$ cat flow/design.v
module spi_8byte (
    input wire clk,
    input wire rst_n,
    input wire sclk,
    input wire mosi,
    input wire ss,
    output wire miso,
    input wire pm,
    input wire [15:0] rate_inst,
    input wire [15:0] rate_avg,
    input wire [7:0] bpm_short_avg,
    input wire [7:0] bpm_long_avg,
    input wire [5:0] rr_short_avg,
    input wire [5:0] rr_long_avg,
    input wire pedal_flag,
    input wire expression_flag,
    input wire bpm_flag,
    input wire rr_flag,
    output reg [63:0] rx_data
);
    reg [1:0] sclk_sync, ss_sync, mosi_sync, pm_sync;
    always @(posedge clk) begin
        sclk_sync <= {sclk_sync[0], sclk};
        ss_sync <= {ss_sync[0], ss};
        mosi_sync <= {mosi_sync[0], mosi};
        pm_sync <= {pm_sync[0], pm};
    end
    wire sclk_rising = (sclk_sync == 2'b01);
    wire sclk_falling = (sclk_sync == 2'b10);
    wire ss_active = ~ss_sync[1];
    reg [5:0] bit_cnt;         
    reg [63:0] rx_buffer;
    reg [63:0] tx_buffer;
    reg miso_reg;
    assign miso = miso_reg;
    wire [63:0] tx_pack = {
        rate_inst,                               
        rate_avg,                                
        bpm_long_avg,                            
        bpm_short_avg,                           
        rr_long_avg [5:0],                       
        rr_short_avg[5:0],                       
        pedal_flag,                              
        (expression_flag | bpm_flag | rr_flag),   
        1'b0, pm_sync[1]                         
    };
    reg [63:0] tx_next;             
    always @(posedge clk or negedge rst_n) begin
        if (!rst_n) begin
            bit_cnt  <= 6'd0;
            rx_buffer <= 64'd0;
            tx_buffer <= 64'd0;
            rx_data <= 64'd0;
            miso_reg <= 1'b0;
        end else begin
            if (!ss_active) begin
                bit_cnt <= 6'd0;
                miso_reg <= 1'b0;
            end else begin
                if (sclk_falling) begin
                    rx_buffer <= {rx_buffer[62:0], mosi_sync[1]};
                    bit_cnt <= bit_cnt + 6'd1;
                    if (bit_cnt == 6'd63) begin
                        rx_data <= {rx_buffer[62:0], mosi_sync[1]};
                    end
                end
                if (sclk_rising) begin
                    if (bit_cnt == 6'd0) begin
                        tx_next = tx_pack;           
                    end else begin
                        tx_next = tx_buffer;         
                    end
                    miso_reg  <= tx_next[63];            
                    tx_buffer <= {tx_next[62:0], 1'b0}; 
                end
            end
        end
    end
endmodule
module multi_clock_divider (
    input wire clk,
    input wire rst_n,
    output reg tick_1hz,
    output reg tick_10hz
);
    reg [26:0] cnt_1hz;
    reg [23:0] cnt_10hz;
    localparam MAX_1HZ   = 27'd4_999;         
    localparam MAX_10HZ  = 24'd499;           
    always @(posedge clk or negedge rst_n) begin
        if (!rst_n) begin
            cnt_1hz <= 0;
            cnt_10hz <= 0;
            tick_1hz <= 0;
            tick_10hz <= 0;
        end else begin
            if (cnt_1hz == MAX_1HZ) begin
                cnt_1hz <= 0;
                tick_1hz <= 1;
            end else begin
                cnt_1hz <= cnt_1hz + 1;
                tick_1hz <= 0;
            end
            if (cnt_10hz == MAX_10HZ) begin
                cnt_10hz <= 0;
                tick_10hz <= 1;
            end else begin
                cnt_10hz <= cnt_10hz + 1;
                tick_10hz <= 0;
            end
        end
    end
endmodule
module check_pedal (
    input wire clk,
    input wire rst_n,
    input wire tick_10hz,
    input wire [7:0] pedal_buffer,
    output reg pedal_flag,
    output reg [15:0] rate_inst,
    output reg [15:0] rate_avg
);
    localparam [15:0] THRESH_LOW = 16'd25;     
    localparam [15:0] THRESH_HIGH = 16'd75;    
    localparam [15:0] THRESH_PEAK = 16'd99;    
    reg [7:0] pedal_curr;
    reg [7:0] pedal_prev;
    reg [15:0] rate_next;        
    reg [15:0] fir_reg [0:7];   
    reg [13:0] fir_sum;          
    reg [13:0] fir_sum_next;     
    reg [3:0] filled;            
    reg signed [9:0] diff_sample;    
    reg [9:0] delta_pos;             
    integer i;
    always @(posedge clk or negedge rst_n) begin
        if (!rst_n) begin
            pedal_flag <= 1'b0;
            pedal_curr <= 8'd0;
            pedal_prev <= 8'd0;
            rate_inst <= 16'd0;
            rate_next <= 16'd0;
            rate_avg <= 16'd0;
            for (i=0; i<8; i=i+1) fir_reg[i] <= 16'd0;
            fir_sum <= 14'd0;
            fir_sum_next <= 14'd0;
            filled <= 4'd0;
        end
        else if (tick_10hz) begin
            diff_sample = $signed({1'b0, pedal_buffer}) - $signed({1'b0, pedal_curr});
            delta_pos = (diff_sample > 0) ? diff_sample[9:0] : 10'd0;   
            rate_next = delta_pos * 16'd10;                             
            fir_sum_next = fir_sum - fir_reg[7] + rate_next;
            for (i=7; i>0; i=i-1) begin
                fir_reg[i] <= fir_reg[i-1];
            end
            fir_reg[0] <= rate_next;
            rate_inst <= rate_next;
            fir_sum <= fir_sum_next;
            rate_avg <= {2'b00, fir_sum_next} >> 3;   
            if (filled == 4'd8) begin
                if ( ((rate_next >= THRESH_LOW) && ( (fir_sum_next >> 3) >= THRESH_HIGH )) || (rate_next >= THRESH_PEAK) )
                    pedal_flag <= 1'b1;
                else
                    pedal_flag <= 1'b0;
            end
            else begin
                pedal_flag <= 1'b0;
            end
            pedal_prev <= pedal_curr;
            pedal_curr <= pedal_buffer;
            if (filled < 4'd8) filled <= filled + 4'd1;
        end
    end
endmodule
module check_expression(
    input wire clk,
    input wire rst_n,
    input wire [7:0] expression_buffer,
    output reg expression_flag
);
    localparam [7:0] exp_surprized = 8'd4;
    always @(posedge clk or negedge rst_n) begin
        if (!rst_n) begin
            expression_flag <= 1'b0;
        end
        else begin
            expression_flag <= (expression_buffer == exp_surprized);
        end
    end
endmodule
module check_bpm (
    input wire clk,
    input wire rst_n,
    input wire tick_10hz,
    input wire [7:0] bpm_buffer,
    output reg bpm_flag,
    output reg [7:0] short_avg,
    output reg [7:0] long_avg
);
    localparam integer SHORT_SAMPLES = 8;    
    localparam integer LONG_SAMPLES = 64;    
    localparam integer SUMS_WIDTH_S = 11;    
    localparam integer SUMS_WIDTH_L = 14;    
    reg [7:0] fir_short [0:SHORT_SAMPLES-1];
    reg [7:0] fir_long [0:LONG_SAMPLES-1];
    reg [SUMS_WIDTH_S-1:0] sum_short;
    reg [SUMS_WIDTH_L-1:0] sum_long;
    reg [3:0] filled_short;  
    reg [6:0] filled_long;   
    reg [7:0] prev_tail_s, prev_tail_l;      
    reg [SUMS_WIDTH_S-1:0] sum_short_next;
    reg [SUMS_WIDTH_L-1:0] sum_long_next;
    reg [SUMS_WIDTH_S+5-1:0] lhs;   
    reg [SUMS_WIDTH_L+3-1:0] rhs;   
    integer i;
    always @(posedge clk or negedge rst_n) begin
        if (!rst_n) begin
            bpm_flag <= 1'b0;
            sum_short <= {SUMS_WIDTH_S{1'b0}};
            sum_long <= {SUMS_WIDTH_L{1'b0}};
            filled_short <= 4'd0;
            filled_long <= 7'd0;
            short_avg <= 8'd0;
            long_avg <= 8'd0;
            for (i=0; i<SHORT_SAMPLES; i=i+1) fir_short[i] <= 8'd0;
            for (i=0; i<LONG_SAMPLES; i=i+1) fir_long[i]  <= 8'd0;
            prev_tail_s <= 8'd0;
            prev_tail_l <= 8'd0;
            sum_short_next <= {SUMS_WIDTH_S{1'b0}};
            sum_long_next <= {SUMS_WIDTH_L{1'b0}}; 
        end
        else if (tick_10hz) begin
            prev_tail_s = fir_short [SHORT_SAMPLES-1];
            prev_tail_l = fir_long [LONG_SAMPLES-1];
            sum_short_next = sum_short - {{(SUMS_WIDTH_S-8){1'b0}}, prev_tail_s} + {{(SUMS_WIDTH_S-8){1'b0}}, bpm_buffer};
            sum_long_next  = sum_long - {{(SUMS_WIDTH_L-8){1'b0}}, prev_tail_l} + {{(SUMS_WIDTH_L-8){1'b0}}, bpm_buffer};
            lhs = {5'd0, sum_short_next} << 5;
            rhs = (sum_long_next * 5);
            if ( (filled_short == SHORT_SAMPLES[3:0]) && (filled_long == LONG_SAMPLES[6:0]) )
                bpm_flag <= (lhs >= rhs);
            else
                bpm_flag <= 1'b0;
            for (i=SHORT_SAMPLES-1; i>0; i=i-1) begin
                fir_short[i] <= fir_short[i-1];
            end
            fir_short[0] <= bpm_buffer;
            for (i=LONG_SAMPLES-1; i>0; i=i-1) begin
                fir_long[i] <= fir_long[i-1];
            end
            fir_long[0] <= bpm_buffer;
            sum_short <= sum_short_next;
            sum_long  <= sum_long_next;
            short_avg <= sum_short_next >> 3;   
            long_avg  <= sum_long_next  >> 6;   
            if (filled_short < SHORT_SAMPLES[3:0]) filled_short <= filled_short + 4'd1;
            if (filled_long  < LONG_SAMPLES[6:0]) filled_long  <= filled_long  + 7'd1;
        end
    end
endmodule
module check_respiration(
    input wire clk,
    input wire rst_n,
    input wire tick_1hz,
    input wire [7:0]  rr_buffer,
    output reg rr_flag,
    output reg [5:0] short_avg,
    output reg [5:0] long_avg
);
    localparam integer SHORT_SAMPLES = 16;       
    localparam integer LONG_SAMPLES = 120;       
    localparam integer SUMS_WIDTH_S = 12;        
    localparam integer SUMS_WIDTH_L = 15;        
    localparam integer CMP_WIDTH = 32;          
    reg [7:0] fir_short [0:SHORT_SAMPLES-1];
    reg [7:0] fir_long [0:LONG_SAMPLES -1];
    reg [SUMS_WIDTH_S-1:0] sum_short, sum_short_next;
    reg [SUMS_WIDTH_L-1:0] sum_long , sum_long_next;
    reg [4:0] filled_short;  
    reg [6:0] filled_long;   
    reg [7:0] prev_tail_s, prev_tail_l;
    reg [CMP_WIDTH-1:0] lhs, rhs;
    reg [7:0] short_avg8;
    reg [7:0] long_avg8;
    integer i;
    always @(posedge clk or negedge rst_n) begin
        if (!rst_n) begin
            rr_flag <= 1'b0;
            sum_short <= {SUMS_WIDTH_S{1'b0}};
            sum_long <= {SUMS_WIDTH_L{1'b0}};
            sum_short_next <= {SUMS_WIDTH_S{1'b0}};
            sum_long_next <= {SUMS_WIDTH_L{1'b0}};
            filled_short <= 5'd0;
            filled_long <= 7'd0;
            short_avg <= 6'd0;
            long_avg <= 6'd0;
            short_avg8 <= 8'd0;
            long_avg8 <= 8'd0;
            for (i=0; i<SHORT_SAMPLES; i=i+1) fir_short[i] <= 8'd0;
            for (i=0; i<LONG_SAMPLES;  i=i+1) fir_long[i] <= 8'd0;
            prev_tail_s <= 8'd0;
            prev_tail_l <= 8'd0;
        end
        else if (tick_1hz) begin
            prev_tail_s = fir_short[SHORT_SAMPLES-1];
            prev_tail_l = fir_long [LONG_SAMPLES -1];
            sum_short_next = sum_short - {{(SUMS_WIDTH_S-8){1'b0}}, prev_tail_s} + {{(SUMS_WIDTH_S-8){1'b0}}, rr_buffer};
            sum_long_next  = sum_long- {{(SUMS_WIDTH_L-8){1'b0}}, prev_tail_l} + {{(SUMS_WIDTH_L-8){1'b0}}, rr_buffer};
            lhs = {{(CMP_WIDTH-SUMS_WIDTH_S){1'b0}}, sum_short_next} * 32'd2400;
            rhs = {{(CMP_WIDTH-SUMS_WIDTH_L){1'b0}}, sum_long_next } * 32'd368;
            if ( (filled_short == SHORT_SAMPLES[4:0]) && (filled_long == LONG_SAMPLES[6:0]) )
                rr_flag <= (lhs >= rhs);
            else
                rr_flag <= 1'b0;
            for (i=SHORT_SAMPLES-1; i>0; i=i-1) begin
                fir_short[i] <= fir_short[i-1];
            end
            fir_short[0] <= rr_buffer;
            for (i=LONG_SAMPLES-1; i>0; i=i-1) begin
                fir_long[i] <= fir_long[i-1];
            end
            fir_long[0] <= rr_buffer;
            sum_short <= sum_short_next;
            sum_long <= sum_long_next;
            short_avg8 <= sum_short_next >> 4;        
            long_avg8 <= sum_long_next  / 8'd120;    
            if (short_avg8 > 8'd63) 
                short_avg <= 6'd63;
            else
                short_avg <= short_avg8[5:0];
            if (long_avg8  > 8'd63)
                long_avg  <= 6'd63;
            else 
                long_avg  <= long_avg8[5:0];
            if (filled_short < SHORT_SAMPLES[4:0]) filled_short <= filled_short + 5'd1;
            if (filled_long  < LONG_SAMPLES[6:0])  filled_long  <= filled_long  + 7'd1;
        end
    end
endmodule
module drive_device (
    input wire clk,
    input wire rst_n,
    input wire pedal_flag,
    input wire expression_flag,
    input wire bpm_flag,
    input wire rr_flag,
    output wire pm,
    output reg drive
);
    parameter CLK_FREQ = 5_000;          
    parameter HIGH_SEC = 1;              
    parameter LOW_SEC = 2;               
    localparam S_IDLE = 2'b00;
    localparam S_HIGH = 2'b01;
    localparam S_LOW = 2'b10;
    localparam HIGH_COUNT = CLK_FREQ * HIGH_SEC;  
    localparam LOW_COUNT = CLK_FREQ * LOW_SEC;   
    reg [1:0] state;
    reg [31:0] counter;  
    assign pm = pedal_flag && (expression_flag || bpm_flag || rr_flag);
    always @(posedge clk or negedge rst_n) begin
        if (!rst_n) begin
            state <= S_IDLE;
            counter <= 32'd0;
            drive <= 1'b0;
        end else begin
            case (state)
                S_IDLE: begin
                    drive <= 1'b0;
                    if (pm) begin
                        state <= S_HIGH;
                        counter <= HIGH_COUNT - 1;
                        drive <= 1'b1;
                    end
                end
                S_HIGH: begin
                    drive <= 1'b1;
                    if (counter != 0) begin
                        counter <= counter - 1'b1;
                    end else begin
                        state <= S_LOW;
                        counter <= LOW_COUNT - 1;
                        drive <= 1'b0;
                    end
                end
                S_LOW: begin
                    drive <= 1'b0;
                    if (counter != 0) begin
                        counter <= counter - 1'b1;
                    end else begin
                        state <= S_IDLE;
                    end
                end
                default: begin
                    state <= S_IDLE;
                    counter <= 32'd0;
                    drive <= 1'b0;
                end
            endcase
        end
    end
endmodule
module PMPD(
    input wire clk,
    input wire rst_n,
    input wire sclk,
    input wire mosi,
    input wire ss,
    output wire miso,            
    output wire drive
);
    wire [63:0] state_buffer;
    wire pm;
    wire [15:0] rate_inst;
    wire [15:0] rate_avg;
    wire [7:0] bpm_short_avg;
    wire [7:0] bpm_long_avg;
    wire [5:0] rr_short_avg;
    wire [5:0] rr_long_avg;
    wire pedal_flag;
    wire expression_flag;
    wire bpm_flag;
    wire rr_flag;
    spi_8byte spi (
        .clk(clk),
        .rst_n(rst_n),
        .sclk(sclk),
        .mosi(mosi),
        .ss(ss), 
        .miso(miso), 
        .pm(pm),
        .rate_inst(rate_inst),
        .rate_avg(rate_avg),
        .bpm_short_avg(bpm_short_avg),
        .bpm_long_avg(bpm_long_avg),
        .rr_short_avg(rr_short_avg),
        .rr_long_avg(rr_long_avg),
        .pedal_flag(pedal_flag),
        .expression_flag(expression_flag),
        .bpm_flag(bpm_flag),
        .rr_flag(rr_flag),
        .rx_data(state_buffer)
    );
    wire tick_1hz;
    wire tick_10hz;
    multi_clock_divider prescaler(
        .clk(clk),
        .rst_n(rst_n),
        .tick_1hz(tick_1hz),
        .tick_10hz(tick_10hz)
    );
    check_pedal check_pedal(
        .clk(clk),
        .rst_n(rst_n),
        .tick_10hz(tick_10hz),
        .pedal_buffer(state_buffer[31:24]),
        .pedal_flag(pedal_flag),
        .rate_inst(rate_inst),
        .rate_avg(rate_avg)
    );
    check_expression check_expression(
        .clk(clk),
        .rst_n(rst_n),
        .expression_buffer(state_buffer[23:16]),
        .expression_flag(expression_flag)        
    );
    check_bpm check_bpm(
        .clk(clk),
        .rst_n(rst_n),
        .tick_10hz(tick_10hz),
        .bpm_buffer(state_buffer[15:8]),
        .bpm_flag(bpm_flag),
        .short_avg(bpm_short_avg),
        .long_avg(bpm_long_avg)
    );
    check_respiration check_respiration(
        .clk(clk),
        .rst_n(rst_n),
        .tick_1hz(tick_1hz),
        .rr_buffer(state_buffer[7:0]),
        .rr_flag(rr_flag),
        .short_avg(rr_short_avg),
        .long_avg(rr_long_avg)
    );
    drive_device drive_device(
        .clk(clk),
        .rst_n(rst_n),
        .pedal_flag(pedal_flag),
        .expression_flag(expression_flag),
        .bpm_flag(bpm_flag),
        .rr_flag(rr_flag),
        .pm(pm),
        .drive(drive)
    );
endmodule
$ cat flow/run.sh
#!/bin/bash
# the make line also repeats each setting of config.mk as NAME=value (left out here)
make -C /OpenROAD-flow-scripts/flow DESIGN_CONFIG=/design/flow/config.mk WORK_HOME=/design/flow/orfs CLKGATE_MAP_FILE= finish
$ cat flow/config.mk
export PLATFORM = sky130hd
export DESIGN_NAME = PMPD
export DESIGN_NICKNAME = PMPD
export VERILOG_FILES = /design/flow/design.v
export SDC_FILE = /design/flow/constraint.sdc
export NUM_CORES = 4
export LEC_CHECK = 0
export CAP_MARGIN = 0
export CELL_PAD_IN_SITES_GLOBAL_PLACEMENT = 2
export CORE_ASPECT_RATIO = 1.61
export CORE_MARGIN = 9
export CORE_UTILIZATION = 70
export GPL_ROUTABILITY_DRIVEN = 0
export GPL_TIMING_DRIVEN = 1
export HOLD_SLACK_MARGIN = -0.09
export MAX_ROUTING_LAYER = met4
export PLACE_DENSITY_LB_ADDON = 0.05
export SLEW_MARGIN = 30
export TNS_END_PERCENT = 15
$ cat flow/constraint.sdc
create_clock -name core_clock -period 12.8 [get_ports {clk}]
set_input_delay 2.5600 -clock core_clock [delete_from_list [all_inputs] [get_ports {clk}]]
set_output_delay 2.5600 -clock core_clock [all_outputs]
set_load 0.01 [all_outputs]
==> run summary, run 1 <==
run results: Top-area cell share 0.585, DIE AREA 0.130 mm^2, Die W 288 um, Async S/R FF share, synth 0.996, Syn. warnings 12, ys cells 5,891, Error [ERROR FLW-0024] Place density exceeds 1.0 (current PLACE_DENSITY_LB_ADDON =  0.05). Please check if the value of  PLACE_DENSITY_LB_ADDON is between 0 and 0.99., Rows 159, Synth top cell by count dfrtp_1, Avg Cell Area, Syn 14.0 um^2, Floorplan Utilization 0.705, area fraction in compound gates 0.0388, count of library flops with an enable pin 0, core area 0.117 mm^2, Die Y 453 um, Post-synth seq share 0.587, xor/xnor share of the synthesized area 0.0202, Syn Inst Count 5,891, Flops after synth 1,930, mux share 0.232, yosys stat area 0.0822 mm^2, Commonest flop dfrtp_1, outcome aborted with a tool error, top post-synthesis cells by count 1,921 x dfrtp_1, 1,639 x mux2_2, 364 x inv_1, 247 x ha_1, 218 x nand2_1, FA/HA/MAJ Cells, Area Fraction 0.0589, Synth area leaders dfrtp_1 58%, mux2_2 22%, ha_1 3.8%, synthesized area 0.0822 mm^2, simple share 0.0346, Stopped at 3_1_place_gp_skip_io, dominant kind of combinational cell multiplexers, largest area contributor in the netlist dfrtp_1, synth unique cells 88
==> run 2, diff against run 1 <==
- CAP_MARGIN: 0 -> 20
- CELL_PAD_IN_SITES_GLOBAL_PLACEMENT: 2 -> unset
- CORE_ASPECT_RATIO: 1.61 -> unset
- CORE_MARGIN: 9 -> 2
- CORE_UTILIZATION: 70 -> 66
- CTS_CLUSTER_DIAMETER: unset -> 218
- CTS_CLUSTER_SIZE: unset -> 31
- GPL_ROUTABILITY_DRIVEN: 0 -> unset
- GPL_TIMING_DRIVEN: 1 -> unset
- HOLD_SLACK_MARGIN: -0.09 -> unset
- MAX_ROUTING_LAYER: met4 -> unset
- PLACE_DENSITY_LB_ADDON: 0.05 -> unset
- SLEW_MARGIN: 30 -> 20
- TNS_END_PERCENT: 15 -> unset
- clock period: 12.8 -> 8.34 ns (I/O delays scaled with it)
==> run 2 against run 1 <==
  * Now clean on timing, DRC and antenna
  * Area after synthesis unchanged
  * Die size decreased by 2.3%
  * Synthesized cell count unchanged
==> run summary, run 2 <==
fresh numbers from the pnr run: outcome complete, no violations, Sink Count 1,930, area fraction in compound gates 0.0388 (unchanged), top post-synthesis cells by count 1,921 x dfrtp_1, 1,639 x mux2_2, 364 x inv_1, 247 x ha_1, 218 x nand2_1, xor/xnor share of the synthesized area 0.0202 (unchanged), Flops after synth 1,930 (unchanged), Crit path max-delay family adder cells, total power per unit cell area 164 mW/mm^2, drt drc 0, number of I/O port buffers 6, Die Y 357 um (-21%), Rows 129 (-19%), Wirelength per Cell 15.5 um, CP max stage cell fa_1, H-tree depth 3, CP dominant cell by count o21ai_0, Floorplan Utilization 0.665 (-0.0402), Critical Path End check_respiration.rr_flag, DIE AREA 0.127 mm^2 (-2.3%), Fin. Hold Viols 0, share of power burned in the clock network 0.313, Top Ports 7, post-CTS resize count 0, number of nets in the layout 6,124, Buf/Inv on CP 3, Net Sw Frac 0.211, crit path DRT 8.95 ns, MaxCap Viol Count 0, clock buffer depth 3, Finish-stage setup viols 0, gr usage total 0.188, CP Launch Type flop, design area 0.0860 mm^2, Hold Crit Class reg2reg, Worst R2R End check_respiration.rr_flag, ys cells 5,891 (unchanged), setup TNS 0 ns, Top-area cell share 0.585 (unchanged), HPWL Detailed 74,300 um, min Tclk post-route 7.28 ns, CTS root buffer clkbuf_16, Worst Setup SP check_respiration.fir_long[15][1], gpl congestion 0.828, largest net degree at the start of global routing 194, Synth area leaders dfrtp_1 58%, mux2_2 22%, ha_1 3.8%, mux share 0.232 (unchanged), slew at the pin closest to its max-slew limit 1.07 ns, count of tool warnings 69, Slew Viols, Final 0, Commonest flop dfrtp_1, synth unique cells 88 (unchanged), Syn Inst Count 5,891 (unchanged), Critical Path Stages 31, VDD IR max 0.226 mV, Final Skew 0.0328 ns, first-pass GRT wire length 205,000 um, R2R cell count 31, Num CTS Buffers 72, count of library flops with an enable pin 0 (unchanged), Fmax 137 MHz, Post-synth seq share 0.587 (unchanged), drt total wl 116,000 um, r2r setup slk 1.06 ns, CP max stage delay 0.55 ns, yosys stat area 0.0822 mm^2 (unchanged), RSZ-0062 raised after global routing no, hold endpoint spi.pm_sync[1], Avg Cell Area, Syn 14.0 um^2 (unchanged), first-pass iteration count of the detailed router 5, Async S/R FF share, synth 0.996 (unchanged), worst hold stages 0, # hold bufs at CTS 0, combinational fraction of design power 0.020, Clock group 4400 uW, Power Internal 11,100 uW, top power group sequential cells, synthesized area 0.0822 mm^2 (unchanged), CTS tree done, final worst path period share 0.873, placement-stage cell area 0.0840 mm^2, initial antenna violation count 0, global route total overflow 0, sequential power share 0.668, FA/HA/MAJ Cells, Area Fraction 0.0589 (unchanged), core area 0.124 mm^2 (+6.1%), Pwr Total 14,100 uW, Final ANT Viol Nets 0, Iteration-0 DRC Markers 2,660, critical path capture point type flop, leakage power 0.0442 uW, Ant. Diodes 0, crit path DAT 7.89 ns, vias in the first global route 42,382, largest area contributor in the netlist dfrtp_1, dominant kind of combinational cell multiplexers, clk latency late pin 0.71 ns, post-CTS setup buffer count 0, Syn. warnings 12 (unchanged), Die W 357 um (+24%), simple share 0.0346 (unchanged), Hold Path Origin spi.pm_sync[0], vias 41,582, Synth top cell by count dfrtp_1, FF-to-FF Start check_respiration.fir_long[15][1], via density per instance 5.58, Syn-to-layout area delta 4.69%, Comb power 276 uW, Crit Path Class reg2reg, Seq group 9400 uW, Max FO, Critical Path 5, register clock-pin slew on the reported worst setup and hold paths 0.12 ns, Slew Limit Headroom 0.284, NetSw 2970 uW
-- run 2: routing by layer --
metal	up-vias	GRT usage	routed length [um]
met2	258	0.300	53800
met4	0	0.0385	1930
li1	20060	-	-
met5	-	0	0
met3	107	0.0226	2640
met1	21157	0.284	57200
-- run 2: area by class of cell --
type | count | area, um^2
Clock buffer | 94 | 1930
Clock inverter | 6 | 108
Fill cell | 8802 | 37600
Inverter | 369 | 1400
Multi-Input combinational cell | 3356 | 31700
Sequential cell | 1930 | 48300
Tap cell | 1637 | 2050
Timing Repair Buffer | 56 | 644
-- run 2: through the flow --
| step | utilization | setup slack [ns] | instances | hold WS [ns] |
|---|---|---|---|---|
| 6_report | 0.696 | 1.06 | 7448 | 0.339 |
| 5_1_grt | 0.696 | 0.307 | 7448 | 0.347 |
| 4_1_cts | 0.696 | 0.992 | 7448 | 0.342 |
| 3_5_place_dp | 0.679 | 1.00 | 7348 | 0.314 |
| 3_3_place_gp | 0.679 | 1.14 | 7348 | 0.313 |
| 2_1_floorplan | - | 1.56 | 5895 | 0.310 |
==> run 3, diff against run 2 <==
- ABC_AREA: unset -> 1
- CTS_CLUSTER_DIAMETER: 218 -> unset
- CTS_CLUSTER_SIZE: 31 -> unset
- clock period: 8.34 -> 11.3 ns (I/O delays scaled with it)
==> run 3 against run 2 <==
  * Still clean
  * Clock power grew 44%
  * Design area increased by 4.8%
  * Register-to-register slack gained 2.8 ns
  * Combinational power is about 20% lower
  * Via count up 34%
  * Hold slack got worse by 0.012 ns
  * Sequential cell count unchanged
  * Sequential share of layout area down 2.6 points
  * Count of clock-buffer cells in the layout up 186
  * Non-clock buffer count decreased by 5
  * Largest power group unchanged
  * Highest routed layer unchanged
==> run summary, run 3 <==
fresh numbers from the pnr run: Worst Setup SP check_respiration.fir_long[119][1], leakage power 0.0440 uW (-0.39%), Syn. warnings 12 (unchanged), post-CTS resize count 0 (unchanged), share of power burned in the clock network 0.468 (+0.155), FA/HA/MAJ Cells, Area Fraction 0.0585 (-0.000414), r2r setup slk 3.88 ns (+2.83 ns), CP Launch Type flop, Die Y 358 um (+0.25%), critical path capture point type flop, Pwr Total 13,500 uW (-4.0%), setup TNS 0 ns (unchanged), Syn Inst Count 9,036 (+53%), Fmax 135 MHz (-1.8%), CTS tree done, Net Sw Frac 0.211 (-0.000385), R2R cell count 34 (+9.7%), Hold Path Origin spi.ss_sync[0], yosys stat area 0.0826 mm^2 (+0.50%), Top-area cell share 0.582 (-0.00291), xor/xnor share of the synthesized area 0.0176 (-0.00255), number of I/O port buffers 6 (unchanged), outcome complete, no violations, MaxCap Viol Count 0 (unchanged), area fraction in compound gates 0.121 (+0.0820), Post-synth seq share 0.584 (-0.00292), first-pass iteration count of the detailed router 9 (+4), Die W 358 um (+0.25%), Final Skew 0.0234 ns (-0.00943 ns), final worst path period share 0.656 (-0.217), Syn-to-layout area delta 9.16%, worst hold stages 0 (unchanged), largest net degree at the start of global routing 246 (+27%), mux share 0.000136 (-0.232), Rows 129 (unchanged), Commonest flop dfrtp_1, Final ANT Viol Nets 0 (unchanged), top post-synthesis cells by count 2,444 x nand2_1, 1,921 x dfrtp_1, 1,677 x o21ai_0, 1,338 x inv_1, 406 x clkbuf_1, gr usage total 0.234 (+0.0457), slew at the pin closest to its max-slew limit 1.09 ns (+0.0172 ns), Comb power 222 uW (-20%), total power per unit cell area 150 mW/mm^2 (-8.4%), Fin. Hold Viols 0 (unchanged), clock buffer depth 3 (unchanged), post-CTS setup buffer count 0 (unchanged), Critical Path Stages 34 (+9.7%), register clock-pin slew on the reported worst setup and hold paths 0.06 ns (-0.06 ns), crit path DRT 12.03 ns (+3.08 ns), Finish-stage setup viols 0 (unchanged), Clock group 6330 uW (+44%), clk latency late pin 0.80 ns (+0.09 ns), Critical Path End check_respiration.rr_flag, NetSw 2850 uW (-4.2%), Ant. Diodes 0 (unchanged), Slew Viols, Final 0 (unchanged), vias 55,688 (+34%), crit path DAT 8.15 ns (+0.26 ns), Comb area 0.0278 mm^2 (-12%), Seq group 6960 uW (-26%), FF-to-FF Start check_respiration.fir_long[119][1], ys cells 9,036 (+53%), core area 0.124 mm^2 (+0.26%), via density per instance 5.22 (-6.4%), CP max stage delay 0.59 ns (+0.04 ns), DIE AREA 0.128 mm^2 (+0.49%), vias in the first global route 55,194 (+30%), Setup WS post-layout 3.88 ns (+2.83 ns), Synth area leaders dfrtp_1 58%, nand2_1 11%, o21ai_0 10%, hold endpoint spi.ss_sync[1], Power Internal 10,700 uW (-3.9%), hold slack 0.327 ns (-0.0124 ns), # hold bufs at CTS 0 (unchanged), Flops after synth 1,930 (unchanged), Floorplan Utilization 0.666 (+0.00158), Iteration-0 DRC Markers 4,460 (+68%), Reg area 0.0483 mm^2 (unchanged), min Tclk post-route 7.42 ns (+0.135 ns), HPWL Detailed 86,900 um (+17%), global route total overflow 0 (unchanged), combinational fraction of design power 0.016 (-0.004), RSZ-0062 raised after global routing no, VDD IR max 0.165 mV (-27%), largest area contributor in the netlist dfrtp_1, Synth top cell by count nand2_1, sequential power share 0.515 (-0.153), Wirelength per Cell 13.5 um (-13%), count of library flops with an enable pin 0 (unchanged), drt drc 0 (unchanged), CTS root buffer clkbuf_16, Num CTS Buffers 190 (+160%), Buf/Inv on CP 5 (+2), dominant kind of combinational cell simple AND/OR/NAND/NOR gates, CP max stage cell xnor2_1, first-pass GRT wire length 255,000 um (+25%), gpl congestion 0.844 (+2.0%), Sink Count 1,930 (unchanged), Max FO, Critical Path 6 (+1), top power group sequential cells, Worst R2R End check_respiration.rr_flag, Async S/R FF share, synth 0.996 (unchanged), Hold Crit Class reg2reg, Slew Limit Headroom 0.273 (-0.0115), H-tree depth 4 (+1), count of tool warnings 96 (+39%), drt total wl 144,000 um (+24%), synthesized area 0.0826 mm^2 (+0.50%), Crit path max-delay family adder cells, Avg Cell Area, Syn 9.14 um^2 (-34%), Crit Path Class reg2reg, pre-CTS setup slack 3.93 ns (+2.93 ns), simple share 0.139 (+0.104), initial antenna violation count 0 (unchanged), Fillers 9,284 (+5.5%), number of nets in the layout 9,211 (+50%), synth unique cells 58 (-34%), Top Ports 7 (unchanged)
-- run 3: stage by stage --
step                      cells  instance area, um^2   util
after global placement    10316                83800  0.676
after global routing      10659                90200  0.727
final                     10659                90200  0.727
after detailed placement  10316                83800  0.676
after CTS                 10658                90100  0.727
after floorplan            9040                82600      -
-- run 3: area by class of cell --
class                   count  share of cell area
clock buffers             280              0.0615
repair buffers             51             0.00699
clock inverters            62             0.00917
inverters                1348              0.0563
well taps                1637              0.0227
flip-flops and latches   1930               0.535
multi-input cells        5351               0.308
-- run 3: layer usage --
| metal | wire length (um) | vias up | track usage |
|---|---|---|---|
| met2 | 66300 | 641 | 0.375 |
| met5 | 0 | - | 0 |
| met1 | 70200 | 26966 | 0.343 |
| met3 | 4650 | 201 | 0.0337 |
| met4 | 2560 | 0 | 0.0563 |
| li1 | - | 27880 | - |
==> run 4, diff against run 3 <==
- ABC_AREA: 1 -> 0
- CORE_ASPECT_RATIO: unset -> 0.5
- CORE_UTILIZATION: 66 -> 72
- CTS_CLUSTER_SIZE: unset -> 99
- GPL_ROUTABILITY_DRIVEN: unset -> 0
- PLACE_DENSITY_LB_ADDON: unset -> 0.0
- SETUP_SLACK_MARGIN: unset -> 1.53
- clock period: 11.3 -> 5.26 ns (I/O delays scaled with it)
==> run 4 against run 3 <==
  * The layout now fails its checks (negative setup slack)
  * Highest routed layer unchanged
  * Combinational power rose by 130%
  * Synthesized cell count is 35% lower
  * Clock skew is 0.020 ns higher
  * Setup slack lost 5.1 ns
==> run summary, run 4 <==
fresh numbers from the pnr run: Worst R2R End check_respiration.rr_flag, vias in the first global route 49,008 (-11%), Flops after synth 1,930 (unchanged), Die Y 243 um (-32%), slew at the pin closest to its max-slew limit 1.14 ns (+0.0459 ns), via density per instance 5.76 (+10%), Ant. Diodes 0 (unchanged), Sink Count 1,930 (unchanged), clock buffer depth 3 (unchanged), Crit Path Class reg2reg, register clock-pin slew on the reported worst setup and hold paths 0.08 ns (+0.02 ns), Power Internal 21,500 uW (+100%), outcome failed layout checks, Max FO, Critical Path 3 (-3), largest net degree at the start of global routing 201 (-18%), Clock group 12,000 uW (+90%), CP Launch Type flop, Num CTS Buffers 156 (-18%), drt total wl 142,000 um (-0.88%), initial antenna violation count 0 (unchanged), Syn-to-layout area delta 14.0%, largest area contributor in the netlist dfrtp_1, synth unique cells 88 (+52%), Hold Crit Class in2async, Pwr Total 27,400 uW (+100%), Die W 482 um (+35%), Async S/R FF share, synth 0.996 (unchanged), Worst Setup SP check_respiration.fir_long[15][1], first-pass GRT wire length 243,000 um (-4.9%), Top-area cell share 0.585 (+0.00291), gr usage total 0.250 (+0.0161), critical path capture point type flop, Critical Path Stages 31 (-8.8%), CTS root buffer clkbuf_16, Seq group 14,900 uW (+110%), Synth area leaders dfrtp_1 58%, mux2_2 22%, ha_1 3.8%, CP dominant cell by count a21oi_2, MaxCap Viol Count 0 (unchanged), Synth top cell by count dfrtp_1, clk latency late pin 0.80 ns (about the same), Fmax 153 MHz (+14%), CP max stage cell fa_1, violated checks negative setup slack, NetSw 5860 uW (+110%), Finish-stage setup viols 13 (+13), CTS tree done, DIE AREA 0.117 mm^2 (-8.6%), total power per unit cell area 292 mW/mm^2 (+95%), Post-synth seq share 0.587 (+0.00292), dominant kind of combinational cell multiplexers, Setup WS post-layout -1.26 ns (-5.14 ns), share of power burned in the clock network 0.437 (-0.031), Syn. warnings 12 (unchanged), Crit path max-delay family adder cells, core area 0.113 mm^2 (-8.8%), number of nets in the layout 6,550 (-29%), final worst path period share 1.24 (+0.583), RSZ-0062 raised after global routing yes, Comb power 500 uW (+130%), count of library flops with an enable pin 0 (unchanged), xor/xnor share of the synthesized area 0.0202 (+0.00255), FF-to-FF Start check_respiration.fir_long[15][1], VDD IR max 0.298 mV (+81%), yosys stat area 0.0822 mm^2 (-0.50%), number of I/O port buffers 6 (unchanged), synthesized area 0.0822 mm^2 (-0.50%), Slew Limit Headroom 0.241 (-0.0322), area fraction in compound gates 0.0388 (-0.0820), Net Sw Frac 0.214 (+0.00362), FA/HA/MAJ Cells, Area Fraction 0.0589 (+0.000414), r2r setup slk -1.26 ns (-5.14 ns), Floorplan Utilization 0.727 (+0.0610), Final ANT Viol Nets 0 (unchanged), combinational fraction of design power 0.018 (+0.002), Avg Cell Area, Syn 14.0 um^2 (+53%), Top Ports 7 (unchanged), HPWL Detailed 85,200 um (-2.0%), simple share 0.0346 (-0.104), Critical Path End check_respiration.rr_flag, min Tclk post-route 6.52 ns (-0.901 ns), pre-CTS setup slack -1.48 ns (-5.41 ns), R2R cell count 31 (-8.8%), sequential power share 0.545 (+0.030), CP max stage delay 0.54 ns (-0.05 ns), drt drc 0 (unchanged), leakage power 0.0479 uW (+8.8%), ys cells 5,891 (-35%), Wirelength per Cell 18.2 um (+35%), crit path DRT 5.92 ns (-6.11 ns), Final Skew 0.0431 ns (+0.0198 ns), global route total overflow 0 (unchanged), count of tool warnings 64 (-33%), top post-synthesis cells by count 1,921 x dfrtp_1, 1,639 x mux2_2, 364 x inv_1, 247 x ha_1, 218 x nand2_1, Buf/Inv on CP 5 (unchanged), H-tree depth 4 (unchanged), Iteration-0 DRC Markers 2,921 (-35%), Syn Inst Count 5,891 (-35%), first-pass iteration count of the detailed router 5 (-4), Commonest flop dfrtp_1, Slew Viols, Final 0 (unchanged), Fin. Hold Viols 0 (unchanged), mux share 0.232 (+0.232), top power group sequential cells, Rows 87 (-33%), crit path DAT 7.17 ns (-0.98 ns), vias 45,159 (-19%)
## run 4: repair_timing
| action | in CTS | in global routing |
|---|---|---|
| setup buffers | 49 | 26 |
| setup endpoints to repair | 29 | 40 |
| hold buffers | 0 | 0 |
| cloned | 1 | 0 |
| gates resized | 171 | 104 |
| pin swaps | 109 | 123 |
## run 4: routing by layer
metal | part of all wire | vias to the layer above | track usage
li1 | - | 21040 | -
met1 | 0.44 | 23147 | 0.350
met2 | 0.50 | 691 | 0.417
met3 | 0.030 | 281 | 0.0346
met4 | 0.024 | 0 | 0.0688
met5 | 0 | - | 0
## run 4: final cells by class
class	count	area, um^2
timing repair buffer	398	3550
fill	5703	19300
clock buffer	222	4510
sequential	1930	48300
inverter	369	1410
clock inverter	55	741
tap	1513	1890
multi-input combinational	3356	33300
## run 4: metrics by stage
step | instances | setup TNS, ns | hold WS (ns) | area [um^2] | util
final | 7843 | -6.47 | 0.286 | 93700 | 0.829
after global routing | 7843 | -9.33 | 0.336 | 93700 | 0.829
after CTS | 7816 | -4.37 | 0.282 | 92900 | 0.822
after detailed placement | 7489 | -5.31 | 0.316 | 86500 | 0.765
after global placement | 7489 | -2.94 | 0.312 | 86500 | 0.765
after floorplan | 5895 | -1.30 | 0.310 | 82700 | -
==> run 5, diff against run 4 <==
- ABC_AREA: 0 -> 1
- CORE_ASPECT_RATIO: 0.5 -> unset
- CORE_UTILIZATION: 72 -> 66
- CTS_CLUSTER_SIZE: 99 -> unset
- GPL_ROUTABILITY_DRIVEN: 0 -> unset
- PLACE_DENSITY_LB_ADDON: 0.0 -> unset
- SETUP_SLACK_MARGIN: 1.53 -> 2.63
- TNS_END_PERCENT: unset -> 5
- clock period: 5.26 -> 11.9 ns (I/O delays scaled with it)
==> run 5 against run 4 <==
  * The run now finishes clean
  * Synthesized cell count grew 53%
  * Hold slack gained 0.050 ns
  * Sequential share of layout area rose by 2.0 points
  * Cell count is 36% higher
  * Largest power group unchanged
  * Global-route usage fell by 1.4 points
  * Critical path type unchanged
==> run summary, run 5 <==
fresh numbers from the pnr run: count of library flops with an enable pin 0 (unchanged), Post-synth seq share 0.584 (-0.00292), Slew Limit Headroom 0.272 (+0.0318), number of I/O port buffers 6 (unchanged), xor/xnor share of the synthesized area 0.0176 (-0.00255), Hold Path Origin spi.ss_sync[0], count of tool warnings 83 (+30%), largest area contributor in the netlist dfrtp_1, Rows 129 (+48%), top post-synthesis cells by count 2,444 x nand2_1, 1,921 x dfrtp_1, 1,677 x o21ai_0, 1,338 x inv_1, 406 x clkbuf_1, FA/HA/MAJ Cells, Area Fraction 0.0585 (-0.000414), post-CTS resize count 0 (-100%), Iteration-0 DRC Markers 4,508 (+54%), Clock group 6050 uW (-50%), Final ANT Viol Nets 0 (unchanged), min Tclk post-route 7.42 ns (+0.903 ns), area fraction in compound gates 0.121 (+0.0820), sequential power share 0.514 (-0.031), Net Sw Frac 0.209 (-0.00552), slew at the pin closest to its max-slew limit 1.09 ns (-0.0452 ns), CTS root buffer clkbuf_16, R2R cell count 36 (+16%), largest net degree at the start of global routing 261 (+30%), placement-stage cell area 0.0837 mm^2 (-3.1%), Floorplan Utilization 0.666 (-0.0610), # hold bufs at CTS 0 (unchanged), CP max stage cell fa_1, Reg area 0.0483 mm^2 (unchanged), combinational fraction of design power 0.016 (-0.002), H-tree depth 4 (unchanged), outcome complete, no violations, vias 55,912 (+24%), crit path DAT 8.14 ns (+0.97 ns), Final Skew 0.0201 ns (-0.0230 ns), CP max stage delay 0.53 ns (about the same), Top-area cell share 0.582 (-0.00291), Setup WS post-layout 4.48 ns (+5.74 ns), critical path capture point type flop, Finish-stage setup viols 0 (-13), Fin. Hold Viols 0 (unchanged), worst hold stages 0, VDD IR max 0.148 mV (-50%), leakage power 0.0440 uW (-8.0%), initial antenna violation count 1 (+1), number of nets in the layout 9,219 (+41%), Critical Path End check_respiration.rr_flag, Crit path max-delay family adder cells, global route total overflow 0 (unchanged), vias in the first global route 55,665 (+14%), first-pass GRT wire length 258,000 um (+6.2%), Fmax 135 MHz (-12%), dominant kind of combinational cell simple AND/OR/NAND/NOR gates, post-CTS setup buffer count 0 (-100%), drt drc 0 (unchanged), FF-to-FF Start check_respiration.fir_long[15][2], Synth top cell by count nand2_1, simple share 0.139 (+0.104), Die Y 358 um (+47%), crit path DRT 12.62 ns (+6.70 ns), Placed Cells 10,326 (+38%), MaxCap Viol Count 0 (unchanged), Syn Inst Count 9,036 (+53%), drt total wl 144,000 um (+1.4%), Buf/Inv on CP 7 (+2), synth unique cells 58 (-34%), CP dominant cell by count inv_1, Wirelength per Cell 13.5 um (-26%), yosys stat area 0.0826 mm^2 (+0.50%), design area 0.0902 mm^2 (-3.8%), first-pass iteration count of the detailed router 6 (+1), Crit Path Class reg2reg, Ant. Diodes 0 (unchanged), Max FO, Critical Path 4 (+1), via density per instance 5.24 (-9.1%), Comb power 211 uW, Slew Viols, Final 0 (unchanged), share of power burned in the clock network 0.470 (+0.033), Comb area 0.0278 mm^2 (-17%), fin cells 10,678 (+36%), Syn. warnings 12 (unchanged), CTS tree done, Async S/R FF share, synth 0.996 (unchanged), Hold Crit Class reg2reg, Power Internal 10,200 uW (-53%), Die W 358 um (-26%), final worst path period share 0.623 (-0.615), clock buffer depth 3 (unchanged), clk latency late pin 0.80 ns (about the same), Critical Path Stages 36 (+16%), Commonest flop dfrtp_1, ys cells 9,036 (+53%), gpl congestion 0.855, core area 0.124 mm^2 (+9.7%), Pwr Total 12,900 uW (-53%), r2r setup slk 4.48 ns (+5.74 ns), Worst R2R End check_respiration.rr_flag, hold endpoint spi.ss_sync[1], Seq group 6610 uW (-56%), Fillers 9,220 (+62%), DIE AREA 0.128 mm^2 (+9.4%), Sink Count 1,930 (unchanged), RSZ-0062 raised after global routing no, register clock-pin slew on the reported worst setup and hold paths 0.06 ns (-0.02 ns), top power group sequential cells, gr usage total 0.236 (-0.0136), Num CTS Buffers 188 (+21%), HPWL Detailed 87,400 um (+2.6%), Syn-to-layout area delta 9.19%, Flops after synth 1,930 (unchanged), NetSw 2690 uW (-54%), total power per unit cell area 143 mW/mm^2 (-51%), synthesized area 0.0826 mm^2 (+0.50%), pre-CTS setup slack 4.55 ns (+6.03 ns), setup TNS 0 ns (+6.47 ns), Worst Setup SP check_respiration.fir_long[15][2], Avg Cell Area, Syn 9.14 um^2 (-34%), CP Launch Type flop, Top Ports 7 (unchanged), mux share 0.000136 (-0.232), Synth area leaders dfrtp_1 58%, nand2_1 11%, o21ai_0 10%
## run 5: layer usage
layer  vias to the layer above  wire (um)  share of wire  GRT usage
met5                         -         13       0.000090          0
met2                       589      66900           0.46      0.384
met1                     27190      71000           0.49      0.344
met3                       196       4120          0.029     0.0328
met4                         2       2390          0.017     0.0553
li1                      27935          -              -          -
## run 5: layout make-up
type                    count  share of cell area
clock buffers             279              0.0610
clock inverters            72             0.00996
inverters                1348              0.0563
multi-input cells        5351               0.308
flip-flops and latches   1930               0.535
well taps                1637              0.0227
repair buffers             61             0.00698
## run 5: metrics by stage
stage	hold WS [ns]	utilization
final	0.336	0.728
after detailed placement	0.318	0.676
after floorplan	0.310	-
after global routing	0.337	0.728
after global placement	0.312	0.676
after CTS	0.332	0.727
==> run 6, diff against run 5 <==
- CAP_MARGIN: 20 -> 5
- CELL_PAD_IN_SITES_DETAIL_PLACEMENT: unset -> 1
- CORE_ASPECT_RATIO: unset -> 1.22
- CORE_UTILIZATION: 66 -> 60
- CTS_CLUSTER_DIAMETER: unset -> 291
- GPL_TIMING_DRIVEN: unset -> 0
- HOLD_SLACK_MARGIN: unset -> 0.17
- PLACE_DENSITY: unset -> 0.93
- SETUP_SLACK_MARGIN: 2.63 -> -0.83
- TNS_END_PERCENT: 5 -> unset
- clock period: 11.9 -> 10.0 ns (I/O delays scaled with it)
==> run 6 against run 5 <==
  * The flow now stops in 5_1_grt
  * Die size grew 9.9%
  * Area after synthesis is the same
  * Synthesized cell count is the same
==> run summary, run 6 <==
run results: FA/HA/MAJ Cells, Area Fraction 0.0585 (unchanged), DIE AREA 0.141 mm^2 (+9.9%), Avg Cell Area, Syn 9.14 um^2 (unchanged), Synth top cell by count nand2_1, post-CTS resize count 0 (unchanged), count of library flops with an enable pin 0 (unchanged), Rows 150 (+16%), mux share 0.000136 (unchanged), pre-CTS setup slack 0.629 ns (-3.92 ns), outcome aborted with a tool error, core area 0.137 mm^2 (+10%), Post-synth seq share 0.584 (unchanged), CTS root buffer clkbuf_16, placement-stage cell area 0.0854 mm^2 (+1.9%), Die W 340 um (-5.0%), Commonest flop dfrtp_1, simple share 0.139 (unchanged), Sink Count 1,930 (unchanged), synthesized area 0.0826 mm^2 (unchanged), H-tree depth 4 (unchanged), Synth area leaders dfrtp_1 58%, nand2_1 11%, o21ai_0 10%, clock buffer depth 3 (unchanged), Die Y 414 um (+16%), Top-area cell share 0.582 (unchanged), number of I/O port buffers 6 (unchanged), Syn Inst Count 9,036 (unchanged), dominant kind of combinational cell simple AND/OR/NAND/NOR gates, top post-synthesis cells by count 2,444 x nand2_1, 1,921 x dfrtp_1, 1,677 x o21ai_0, 1,338 x inv_1, 406 x clkbuf_1, Stopped at 5_1_grt, yosys stat area 0.0826 mm^2 (unchanged), largest area contributor in the netlist dfrtp_1, xor/xnor share of the synthesized area 0.0176 (unchanged), Floorplan Utilization 0.604 (-0.0626), area fraction in compound gates 0.121 (unchanged), Num CTS Buffers 180 (-4.3%), synth unique cells 58 (unchanged), post-CTS setup buffer count 0 (unchanged), gr usage total 0.857, gpl congestion 0.932 (+9.0%), ys cells 9,036 (unchanged), global route total overflow 2,069, Flops after synth 1,930 (unchanged), Syn. warnings 12 (unchanged), # hold bufs at CTS 0 (unchanged), HPWL Detailed 268,000 um (+210%), Top Ports 7 (unchanged), Async S/R FF share, synth 0.996 (unchanged), Error [ERROR GRT-0116] Global routing finished with congestion. Check the congestion regions in the DRC Viewer.
## run 6: per-layer routing
layer  GRT overflow  track usage
met5             11        0.582
met4            703        0.872
met3            122        0.765
met2           1126        0.977
met1            107        0.829
## run 6: metrics by stage
step           setup TNS, ns  total power [uW]  instances  hold slack (ns)
3_5_place_dp               0              8350      10884            0.342
2_1_floorplan              0              8080       9040            0.310
3_3_place_gp               -              8320      10870            0.310
4_1_cts               -0.158             15800      11216            0.359
==> run 7, diff against run 6 <==
- CAP_MARGIN: 5 -> 20
- CELL_PAD_IN_SITES_DETAIL_PLACEMENT: 1 -> unset
- CORE_ASPECT_RATIO: 1.22 -> 0.89
- CORE_UTILIZATION: 60 -> 40
- GPL_TIMING_DRIVEN: 0 -> unset
- PLACE_DENSITY: 0.93 -> unset
==> run 7 against run 6 <==
  * Now clean on timing, DRC and antenna
  * Area after synthesis is the same
  * Die size up 49%
  * Synthesized cell count unchanged
==> run summary, run 7 <==
fresh numbers from the pnr run: outcome complete, no violations, Slew Viols, Final 0, ys cells 9,036 (unchanged), Max FO, Critical Path 5, VDD IR max 0.159 mV, Hold Crit Class reg2reg, Comb power 255 uW, Slew Limit Headroom 0.288, Final ANT Viol Nets 0, dominant kind of combinational cell simple AND/OR/NAND/NOR gates, Syn-to-layout area delta 11.3%, Final Skew 0.0270 ns, vias 55,169, setup TNS 0 ns, Synth area leaders dfrtp_1 58%, nand2_1 11%, o21ai_0 10%, Worst Setup SP spi.rx_data[2], Net Sw Frac 0.211, vias in the first global route 56,049, Avg Cell Area, Syn 9.14 um^2 (unchanged), sequential power share 0.505, Iteration-0 DRC Markers 3,868, hold endpoint spi.pm_sync[1], CP max stage delay 0.52 ns, Power Internal 12,300 uW, number of nets in the layout 9,231, top power group sequential cells, Fmax 137 MHz, Post-synth seq share 0.584 (unchanged), post-CTS setup buffer count 0 (unchanged), Crit Path Class reg2reg, simple share 0.139 (unchanged), gr usage total 0.146, crit path DRT 10.75 ns, max layer used met4, Crit path max-delay family adder cells, first-pass GRT wire length 265,000 um, H-tree depth 4 (unchanged), Seq group 7870 uW, post-CTS resize count 0 (unchanged), drt total wl 148,000 um, CTS tree done, top post-synthesis cells by count 2,444 x nand2_1, 1,921 x dfrtp_1, 1,677 x o21ai_0, 1,338 x inv_1, 406 x clkbuf_1, Buf/Inv on CP 7, # hold bufs at CTS 0 (unchanged), gpl congestion 0.836 (-10%), HPWL Detailed 89,600 um (-67%), drt drc 0, Critical Path Stages 36, Async S/R FF share, synth 0.996 (unchanged), Top-area cell share 0.582 (unchanged), Num CTS Buffers 195 (+8.3%), NetSw 3290 uW, Critical Path End check_respiration.rr_flag, Synth top cell by count nand2_1, CP dominant cell by count inv_1, r2r setup slk 2.70 ns, min Tclk post-route 7.30 ns, Pwr Total 15,600 uW, leakage power 0.0442 uW, number of I/O port buffers 6 (unchanged), yosys stat area 0.0826 mm^2 (unchanged), count of tool warnings 87, Flops after synth 1,930 (unchanged), count of library flops with an enable pin 0 (unchanged), Hold Path Origin spi.pm_sync[0], synth unique cells 58 (unchanged), Die Y 433 um (+4.6%), FA/HA/MAJ Cells, Area Fraction 0.0585 (unchanged), worst hold stages 0, combinational fraction of design power 0.016, initial antenna violation count 3, design area 0.0919 mm^2, total power per unit cell area 170 mW/mm^2, CTS root buffer clkbuf_16, slew at the pin closest to its max-slew limit 1.07 ns, Die W 486 um (+43%), FF-to-FF Start spi.rx_data[2], Commonest flop dfrtp_1, Clock group 7460 uW, first-pass iteration count of the detailed router 5, Wirelength per Cell 12.6 um, core area 0.205 mm^2 (+50%), Fillers 19,725, hold slack 0.326 ns, Fin. Hold Viols 0, DIE AREA 0.210 mm^2 (+49%), mux share 0.000136 (unchanged), Syn Inst Count 9,036 (unchanged), Sink Count 1,930 (unchanged), clk latency late pin 0.83 ns, RSZ-0062 raised after global routing no, register clock-pin slew on the reported worst setup and hold paths 0.06 ns, Met2 Routed Length 65,800 um, largest area contributor in the netlist dfrtp_1, share of power burned in the clock network 0.479, via density per instance 4.69, CP max stage cell fa_1, Routed met3 length 4410 um, critical path capture point type flop, crit path DAT 8.05 ns, area fraction in compound gates 0.121 (unchanged), Finish-stage setup viols 0, xor/xnor share of the synthesized area 0.0176 (unchanged), Rows 157 (+4.7%), Met1 Wirelength 74,900 um, Core Util, Final 0.447, clock buffer depth 3 (unchanged), final worst path period share 0.730, CP Launch Type flop, MaxCap Viol Count 0, global route total overflow 0, R2R cell count 36, synthesized area 0.0826 mm^2 (unchanged), largest net degree at the start of global routing 262, Top Ports 7 (unchanged), placement-stage cell area 0.0851 mm^2 (-0.28%), Floorplan Utilization 0.402 (-0.202), Worst R2R End check_respiration.rr_flag, Syn. warnings 12 (unchanged)
==> run 7: per-stage QoR <==
step / worst slack [ns] / std cells
floorplan: 3.52 / 9040
global placement: 2.79 / 11396
detailed placement: 2.74 / 11396
CTS: 2.71 / 11755
global route: 2.06 / 11759
finish: 2.70 / 11759
==> run 7: cell type report <==
type	count	area (um^2)	area share
antenna	2	5.00	0.0000545
multi-input combinational	5351	27800	0.302
tap	2703	3380	0.0368
clock buffer	296	5840	0.0636
timing repair buffer	66	697	0.00758
clock inverter	63	860	0.00935
sequential	1930	48300	0.525
inverter	1348	5070	0.0552
==> run 7: metal layers <==
layer | vias to the layer above | GRT usage
li1 | 27958 | -
met1 | 26565 | 0.207
met2 | 451 | 0.232
met3 | 195 | 0.0250
met4 | 0 | 0.0353
met5 | - | 0
==> run 8, diff against run 7 <==
- CORE_ASPECT_RATIO: 0.89 -> unset
- CORE_UTILIZATION: 40 -> 72
- CTS_CLUSTER_DIAMETER: 291 -> unset
- CTS_CLUSTER_SIZE: unset -> 23
- HOLD_SLACK_MARGIN: 0.17 -> unset
- SETUP_SLACK_MARGIN: -0.83 -> unset
- clock period: 10.0 -> 5.44 ns (I/O delays scaled with it)
==> run 8 against run 7 <==
  * The layout now fails its checks (negative setup slack)
  * Maximum frequency up 8.0%
  * Die size down 44%
  * Largest cell class unchanged
  * Design area up 2.2%
  * Clock skew down 0.00079 ns
==> run summary, run 8 <==
fresh numbers from the pnr run: NetSw 5840 uW (+78%), Synth area leaders dfrtp_1 58%, nand2_1 11%, o21ai_0 10%, number of I/O port buffers 6 (unchanged), outcome failed layout checks, first-pass GRT wire length 274,000 um (+3.3%), Fmax 148 MHz (+8.0%), Worst Setup SP check_respiration.sum_short[1], Seq group 14,500 uW (+84%), Syn. warnings 12 (unchanged), core area 0.114 mm^2 (-45%), crit path DRT 6.17 ns (-4.58 ns), FA/HA/MAJ Cells, Area Fraction 0.0585 (unchanged), R2R cell count 37 (+2.8%), Slew Viols, Final 0 (unchanged), Sink Count 1,930 (unchanged), number of nets in the layout 9,570 (+3.7%), total power per unit cell area 293 mW/mm^2 (+73%), largest area contributor in the netlist dfrtp_1, initial antenna violation count 0 (-3), share of power burned in the clock network 0.455 (-0.024), FF-to-FF Start check_respiration.sum_short[1], design area 0.0939 mm^2 (+2.2%), Top-area cell share 0.582 (unchanged), min Tclk post-route 6.76 ns (-0.539 ns), Critical Path Stages 37 (+2.8%), CP Launch Type flop, Crit Path Class reg2reg, critical path capture point type flop, xor/xnor share of the synthesized area 0.0176 (unchanged), Fin. Hold Viols 0 (unchanged), mux share 0.000136 (unchanged), Flops after synth 1,930 (unchanged), crit path DAT 7.49 ns (-0.56 ns), Power Internal 21,700 uW (+76%), combinational fraction of design power 0.019 (+0.003), Async S/R FF share, synth 0.996 (unchanged), count of library flops with an enable pin 0 (unchanged), register clock-pin slew on the reported worst setup and hold paths 0.06 ns (about the same), Floorplan Utilization 0.724 (+0.322), first-pass iteration count of the detailed router 6 (+1), CTS root buffer clkbuf_16, clock buffer depth 3 (unchanged), Comb power 520 uW (+100%), Post-synth seq share 0.584 (unchanged), Syn-to-layout area delta 13.7%, Setup WS post-layout -1.32 ns (-4.02 ns), drt drc 0 (unchanged), Final ANT Viol Nets 0 (unchanged), RSZ-0062 raised after global routing yes, area fraction in compound gates 0.121 (unchanged), ys cells 9,036 (unchanged), Critical Path End check_respiration.rr_flag, Finish-stage setup viols 7 (+7), leakage power 0.0458 uW (+3.6%), DIE AREA 0.117 mm^2 (-44%), clk latency late pin 0.80 ns (-0.03 ns), synth unique cells 58 (unchanged), # hold bufs at CTS 0 (unchanged), Net Sw Frac 0.212 (+0.00143), sequential power share 0.526 (+0.021), Max FO, Critical Path 2 (-3), vias in the first global route 58,333 (+4.1%), largest net degree at the start of global routing 249 (-5.0%), Die W 343 um (-29%), slew at the pin closest to its max-slew limit 1.08 ns (+0.0123 ns), MaxCap Viol Count 0 (unchanged), Hold Crit Class in2async, H-tree depth 4 (unchanged), r2r setup slk -1.32 ns (-4.02 ns), CP max stage delay 0.56 ns (+0.04 ns), Wirelength per Cell 14.7 um (+17%), Die Y 343 um (-21%), synthesized area 0.0826 mm^2 (unchanged), VDD IR max 0.361 mV (+130%), yosys stat area 0.0826 mm^2 (unchanged), gr usage total 0.276 (+0.130), Core Util, Final 0.824 (+0.376), dominant kind of combinational cell simple AND/OR/NAND/NOR gates, Pwr Total 27,500 uW (+77%), Crit path max-delay family adder cells, drt total wl 160,000 um (+8.5%), placement-stage cell area 0.0859 mm^2 (+0.93%), Buf/Inv on CP 7 (unchanged), CP max stage cell fa_1, Rows 124 (-21%), Clock group 12,500 uW (+68%), Syn Inst Count 9,036 (unchanged), Num CTS Buffers 183 (-6.2%), count of tool warnings 80 (-8.0%), vias 58,863 (+6.7%), Worst R2R End check_respiration.rr_flag, Iteration-0 DRC Markers 4,655 (+20%), Avg Cell Area, Syn 9.14 um^2 (unchanged), via density per instance 5.40 (+15%), Commonest flop dfrtp_1, Synth top cell by count nand2_1, top power group sequential cells, global route total overflow 0 (unchanged), Top Ports 7 (unchanged), final worst path period share 1.24 (+0.513), gpl congestion 0.890 (+6.5%), violated checks negative setup slack, Ant. Diodes 0 (-2), Slew Limit Headroom 0.279 (-0.00819), Final Skew 0.0262 ns (-0.000795 ns), CTS tree done, simple share 0.139 (unchanged), HPWL Detailed 93,400 um (+4.2%), top post-synthesis cells by count 2,444 x nand2_1, 1,921 x dfrtp_1, 1,677 x o21ai_0, 1,338 x inv_1, 406 x clkbuf_1
[run 8: through the flow]
stage / instances / setup WS [ns] / TNS [ns] / hold slack [ns]
floorplan: 9040 / -0.895 / -1.26 / 0.310
finish: 10894 / -1.32 / -3.82 / 0.282
detailed placement: 10474 / -1.29 / -4.19 / 0.316
global route: 10894 / -1.70 / -6.52 / 0.315
global placement: 10474 / -1.09 / -2.61 / 0.311
CTS: 10847 / -1.21 / -2.77 / 0.299
[run 8: timing repair]
action                                  CTS  global route
buffers inserted                         40            48
pin swaps                                87           170
endpoints found under the setup margin    9            12
resized                                  95           220
[run 8: metal layers]
layer  vias up  wire length, um  GRT usage
met1     28931            72200      0.399
met4         0             3340     0.0659
met5         -                0          0
li1      28633                -          -
met2      1017            79200      0.455
met3       282             5440     0.0332
[run 8: final cells by class]
| cell class | instances | area [um^2] |
|---|---|---|
| Sequential cell | 1930 | 48300 |
| Multi-Input combinational cell | 5351 | 29200 |
| Fill cell | 6849 | 20100 |
| Clock buffer | 286 | 5470 |
| Inverter | 1348 | 5080 |
| Timing Repair Buffer | 417 | 3500 |
| Tap cell | 1512 | 1890 |
| Clock inverter | 50 | 503 |
==> run 9, diff against run 8 <==
- ABC_AREA: 1 -> unset
- CAP_MARGIN: 20 -> 0
- CELL_PAD_IN_SITES_GLOBAL_PLACEMENT: unset -> 1
- CORE_ASPECT_RATIO: unset -> 0.8
- CORE_MARGIN: 2 -> 9
- CORE_UTILIZATION: 72 -> 70
- CTS_CLUSTER_SIZE: 23 -> unset
- GPL_ROUTABILITY_DRIVEN: unset -> 0
- GPL_TIMING_DRIVEN: unset -> 0
- HOLD_SLACK_MARGIN: unset -> -0.09
- SLEW_MARGIN: 20 -> 30
- TNS_END_PERCENT: unset -> 15
- clock period: 5.44 -> 12.8 ns (I/O delays scaled with it)
==> run 9 against run 8 <==
  * The run now finishes clean
  * Clock power is 57% lower
  * Synthesized cell count fell by 35%
  * First-iteration DRC count decreased by 44%
  * Register-to-register slack better by 6.1 ns
  * Global-route usage is 3.9 points lower
  * Critical path type unchanged
  * Critical endpoint unchanged
  * Largest power group unchanged
==> run summary, run 9 <==
fresh numbers from the pnr run: outcome complete, no violations, Synth top cell by count dfrtp_1, first-pass GRT wire length 254,000 um (-7.2%), Iteration-0 DRC Markers 2,587 (-44%), VDD IR max 0.153 mV (-58%), combinational fraction of design power 0.016 (-0.003), HPWL Detailed 103,000 um (+11%), Worst R2R End check_respiration.rr_flag, r2r setup slk 4.75 ns (+6.07 ns), area fraction in compound gates 0.0388 (-0.0820), Synth area leaders dfrtp_1 58%, mux2_2 22%, ha_1 3.8%, RSZ-0062 raised after global routing no, Slew Limit Headroom 0.310 (+0.0302), global route total overflow 0 (unchanged), NetSw 2470 uW (-58%), Syn. warnings 12 (unchanged), Comb power 190 uW, CP max stage cell xor2_1, drt total wl 152,000 um (-5.2%), Sink Count 1,930 (unchanged), worst hold stages 0, synth unique cells 88 (+52%), hold endpoint spi.mosi_sync[1], Top Ports 7 (unchanged), count of tool warnings 77 (-3.8%), synthesized area 0.0822 mm^2 (-0.50%), total power per unit cell area 129 mW/mm^2 (-56%), vias in the first global route 47,938 (-18%), CP dominant cell by count inv_1, via density per instance 5.79 (+7.2%), vias 44,958 (-24%), Final Skew 0.0340 ns (+0.00778 ns), register clock-pin slew on the reported worst setup and hold paths 0.08 ns (+0.02 ns), top post-synthesis cells by count 1,921 x dfrtp_1, 1,639 x mux2_2, 364 x inv_1, 247 x ha_1, 218 x nand2_1, leakage power 0.0463 uW (+1.1%), Hold Crit Class reg2reg, yosys stat area 0.0822 mm^2 (-0.50%), Wirelength per Cell 19.6 um (+33%), Async S/R FF share, synth 0.996 (unchanged), crit path DAT 8.74 ns (+1.25 ns), Final ANT Viol Nets 0 (unchanged), ys cells 5,891 (-35%), top power group sequential cells, post-CTS resize count 0 (-100%), # hold bufs at CTS 0 (unchanged), setup TNS 0 ns (+3.82 ns), number of I/O port buffers 6 (unchanged), CP Launch Type flop, largest net degree at the start of global routing 136 (-45%), first-pass iteration count of the detailed router 5 (-1), xor/xnor share of the synthesized area 0.0202 (+0.00255), clock buffer depth 3 (unchanged), Crit path max-delay family AND-OR/OR-AND gates, mux share 0.232 (+0.232), fin cells 7,760 (-29%), dominant kind of combinational cell multiplexers, Post-synth seq share 0.587 (+0.00292), Power Internal 9240 uW (-57%), Syn-to-layout area delta 10.3%, Pwr Total 11,700 uW (-57%), Critical Path End check_respiration.rr_flag, Seq group 6130 uW (-58%), Fillers 6,713 (-2.0%), Top-area cell share 0.585 (+0.00291), post-CTS setup buffer count 0 (-100%), largest area contributor in the netlist dfrtp_1, final worst path period share 0.629 (-0.614), min Tclk post-route 8.05 ns (+1.29 ns), clk latency late pin 0.81 ns (about the same), Floorplan Utilization 0.711 (-0.0131), Net Sw Frac 0.211 (-0.00169), crit path DRT 13.49 ns (+7.32 ns), DIE AREA 0.130 mm^2 (+11%), Worst Setup SP spi.rx_data[1], Flops after synth 1,930 (unchanged), CP max stage delay 0.77 ns (+0.21 ns), drt drc 0 (unchanged), CTS tree done, Hold Path Origin spi.mosi_sync[0], Buf/Inv on CP 6 (-1), core area 0.116 mm^2 (+1.3%), Avg Cell Area, Syn 14.0 um^2 (+53%), Placed Cells 7,442 (-29%), FA/HA/MAJ Cells, Area Fraction 0.0589 (+0.000414), simple share 0.0346 (-0.104), FF-to-FF Start spi.rx_data[1], gr usage total 0.237 (-0.0391), count of library flops with an enable pin 0 (unchanged), Comb area 0.0316 mm^2 (+8.3%), Fin. Hold Viols 0 (unchanged), Syn Inst Count 5,891 (-35%), critical path capture point type flop, Commonest flop dfrtp_1, slew at the pin closest to its max-slew limit 1.04 ns (-0.0453 ns), share of power burned in the clock network 0.460 (+0.005), R2R cell count 31 (-16%), sequential power share 0.523 (-0.003), Slew Viols, Final 0 (unchanged), Die W 401 um (+17%), Fmax 124 MHz (-16%), Num CTS Buffers 176 (-3.8%), Finish-stage setup viols 0 (-7), Crit Path Class reg2reg, initial antenna violation count 4 (+4), CTS root buffer clkbuf_16, H-tree depth 4 (unchanged), Max FO, Critical Path 10 (+8), number of nets in the layout 6,434 (-33%), Rows 111 (-10%), Die Y 324 um (-5.3%), Reg area 0.0483 mm^2 (about the same), Critical Path Stages 31 (-16%), MaxCap Viol Count 0 (unchanged), Clock group 5390 uW (-57%)
run 9: final cells by class:
cell class	instances	share of cell area
diodes	3	0.0000828
plain buffers	240	0.0102
clock buffers	243	0.0557
clock inverters	72	0.0107
inverters	369	0.0154
multi-input cells	3356	0.349
flip-flops and latches	1930	0.532
well taps	1525	0.0210
repair buffers	22	0.00571
run 9: through the flow:
step,setup slack [ns],hold WS [ns],cell area [um^2],utilization
2_1_floorplan,6.02,0.310,82200,-
3_3_place_gp,-75.18,0.312,84200,0.728
3_5_place_dp,4.79,0.312,84600,0.732
4_1_cts,4.79,0.327,90700,0.785
5_1_grt,4.12,0.333,90700,0.785
6_report,4.75,0.327,90700,0.785
run 9: per-layer routing:
metal / vias to the layer above / wire length, um / track usage / part of all wire
li1: 20845 / - / - / -
met2: 568 / 70800 / 0.371 / 0.47
met1: 23340 / 73100 / 0.355 / 0.48
met5: - / 13 / 0 / 0.000086
met3: 203 / 5510 / 0.0382 / 0.036
met4: 2 / 2370 / 0.0490 / 0.016
Power and IR drop assume default switching activity.
